==> run a: inputs <==
==> flow/design.v <==
module my_fifo #(
                   parameter DATA_W           = 128      ,         
                   parameter DEPTH            = 16     ,         
                   parameter UPP_TH           = 4      ,         
                   parameter LOW_TH           = 2                
                )
                (
                   input                   clk         ,         
                   input                   rstn        ,         
                   input                   i_wren      ,         
                   input  [DATA_W - 1 : 0] i_wrdata    ,         
                   output                  o_alm_full  ,         
                   output                  o_full      ,         
                   input                   i_rden      ,         
                   output [DATA_W - 1 : 0] o_rddata    ,         
                   output                  o_alm_empty ,         
                   output                  o_empty               
                );
logic [DATA_W - 1        : 0] data_rg [DEPTH] ;         
logic [$clog2(DEPTH) - 1 : 0] wrptr_rg        ;         
logic [$clog2(DEPTH) - 1 : 0] rdptr_rg        ;         
logic [$clog2(DEPTH)     : 0] dcount_rg       ;         
logic                         wren_s          ;         
logic                         rden_s          ;         
logic                         full_s          ;         
logic                         empty_s         ;         
always @ (posedge clk) begin
   if (!rstn) begin      
      for (int i = 0; i < DEPTH; i++) begin
         data_rg[i] <= '0 ;
      end
      wrptr_rg  <= 0              ;
      rdptr_rg  <= 0              ;      
      dcount_rg <= 0              ;
   end
   else begin   
      if (wren_s) begin                          
         data_rg [wrptr_rg] <= i_wrdata ;         
         if (wrptr_rg == DEPTH - 1) begin
            wrptr_rg <= 0               ;         
         end
         else begin
            wrptr_rg <= wrptr_rg + 1    ;         
         end
      end
      if (rden_s) begin         
         if (rdptr_rg == DEPTH - 1) begin
            rdptr_rg <= 0               ;         
         end
         else begin
            rdptr_rg <= rdptr_rg + 1    ;         
         end
      end
      if (wren_s && !rden_s) begin                
         dcount_rg <= dcount_rg + 1 ;
      end                    
      else if (!wren_s && rden_s) begin           
         dcount_rg <= dcount_rg - 1 ;         
      end
   end
end
assign full_s      = (dcount_rg == DEPTH) ? 1'b1 : 0                ; 
assign empty_s     = (dcount_rg == 0    ) ? 1'b1 : 0                ;
assign wren_s      = i_wren & !full_s                               ;  
assign rden_s      = i_rden & !empty_s                              ;
assign o_full      = full_s                          ;
assign o_empty     = empty_s                                        ;
assign o_alm_full  = ((dcount_rg > UPP_TH) ? 1'b1 : 0)              ;
assign o_alm_empty = (dcount_rg < LOW_TH) ? 1'b1 : 0                ;  
assign o_rddata    = data_rg [rdptr_rg]                             ;   
endmodule
==> flow/run.sh <==
#!/bin/bash
# the make line also repeats each setting of config.mk as NAME=value (left out here)
make -C /OpenROAD-flow-scripts/flow DESIGN_CONFIG=/design/flow/config.mk WORK_HOME=/design/flow/orfs CLKGATE_MAP_FILE= finish
==> flow/config.mk <==
export PLATFORM = sky130hd
export DESIGN_NAME = my_fifo
export DESIGN_NICKNAME = my_fifo
export VERILOG_FILES = /design/flow/design.v
export SDC_FILE = /design/flow/constraint.sdc
export NUM_CORES = 4
export LEC_CHECK = 0
export ABC_AREA = 1
export CAP_MARGIN = 20
export CELL_PAD_IN_SITES_DETAIL_PLACEMENT = 0
export CELL_PAD_IN_SITES_GLOBAL_PLACEMENT = 1
export CORE_ASPECT_RATIO = 0.75
export CORE_MARGIN = 2
export CORE_UTILIZATION = 69
export CTS_CLUSTER_SIZE = 78
export GPL_ROUTABILITY_DRIVEN = 1
export HOLD_SLACK_MARGIN = 0.26
export MIN_ROUTING_LAYER = met2
export PLACE_DENSITY_LB_ADDON = 0.0
export SETUP_SLACK_MARGIN = 0.28
export SLEW_MARGIN = 20
==> flow/constraint.sdc <==
create_clock -name core_clock -period 3.45 [get_ports {clk}]
set_input_delay 0.6900 -clock core_clock [delete_from_list [all_inputs] [get_ports {clk}]]
set_output_delay 0.6900 -clock core_clock [all_outputs]
set_load 0.01 [all_outputs]
==> run b (differences from run a) <==
- ABC_AREA: 1 -> default
- CAP_MARGIN: 20 -> 30
- CELL_PAD_IN_SITES_DETAIL_PLACEMENT: 0 -> 1
- CELL_PAD_IN_SITES_GLOBAL_PLACEMENT: 1 -> default
- CORE_ASPECT_RATIO: 0.75 -> 1.28
- CORE_MARGIN: 2 -> 5
- CORE_UTILIZATION: 69 -> 45
- CTS_CLUSTER_SIZE: 78 -> default
- GPL_ROUTABILITY_DRIVEN: 1 -> default
- HOLD_SLACK_MARGIN: 0.26 -> -0.09
- MAX_ROUTING_LAYER: default -> met4
- MIN_ROUTING_LAYER: met2 -> default
- PLACE_DENSITY_LB_ADDON: 0.0 -> 0.07
- SETUP_SLACK_MARGIN: 0.28 -> default
==> flow/constraint.sdc (replaced) <==
create_clock -name core_clock -period 3.72 [get_ports {clk}]
set_input_delay 0.7440 -clock core_clock [delete_from_list [all_inputs] [get_ports {clk}]]
set_output_delay 0.7440 -clock core_clock [all_outputs]
set_load 0.01 [all_outputs]
==> run c (differences from run a) <==
- CELL_PAD_IN_SITES_DETAIL_PLACEMENT: 0 -> default
- CELL_PAD_IN_SITES_GLOBAL_PLACEMENT: 1 -> default
- CORE_ASPECT_RATIO: 0.75 -> default
- CORE_UTILIZATION: 69 -> 72
- CTS_CLUSTER_DIAMETER: default -> 365
- CTS_CLUSTER_SIZE: 78 -> 14
- GPL_ROUTABILITY_DRIVEN: 1 -> default
- HOLD_SLACK_MARGIN: 0.26 -> default
- MIN_ROUTING_LAYER: met2 -> default
- PLACE_DENSITY: default -> 0.65
- PLACE_DENSITY_LB_ADDON: 0.0 -> default
- SETUP_SLACK_MARGIN: 0.28 -> -0.16
==> flow/constraint.sdc (replaced) <==
create_clock -name core_clock -period 2.47 [get_ports {clk}]
set_input_delay 0.4940 -clock core_clock [delete_from_list [all_inputs] [get_ports {clk}]]
set_output_delay 0.4940 -clock core_clock [all_outputs]
set_load 0.01 [all_outputs]
==> results <==
Run a failed in global placement without I/O. Run b finished but fails on negative setup slack. Run c finished but fails on negative setup slack. In run c the global-route usage is higher than in run b, by 18 points. Of run a and run b, run b has the higher die size (gap 34%, measured against run b). Against run c, the cell area of run b is smaller by about 4%. Routed wire length: run b is smaller than run c (about 9%). Between run c and run b, the lower clock power is in run b (gap about 14%, measured against run b). Between run c and run b, the lower power is in run b (gap about 60%, measured against run b). In run b the clock skew is lower than in run c, by 6.5 ps.
Power is estimated from default activity; no workload was simulated.
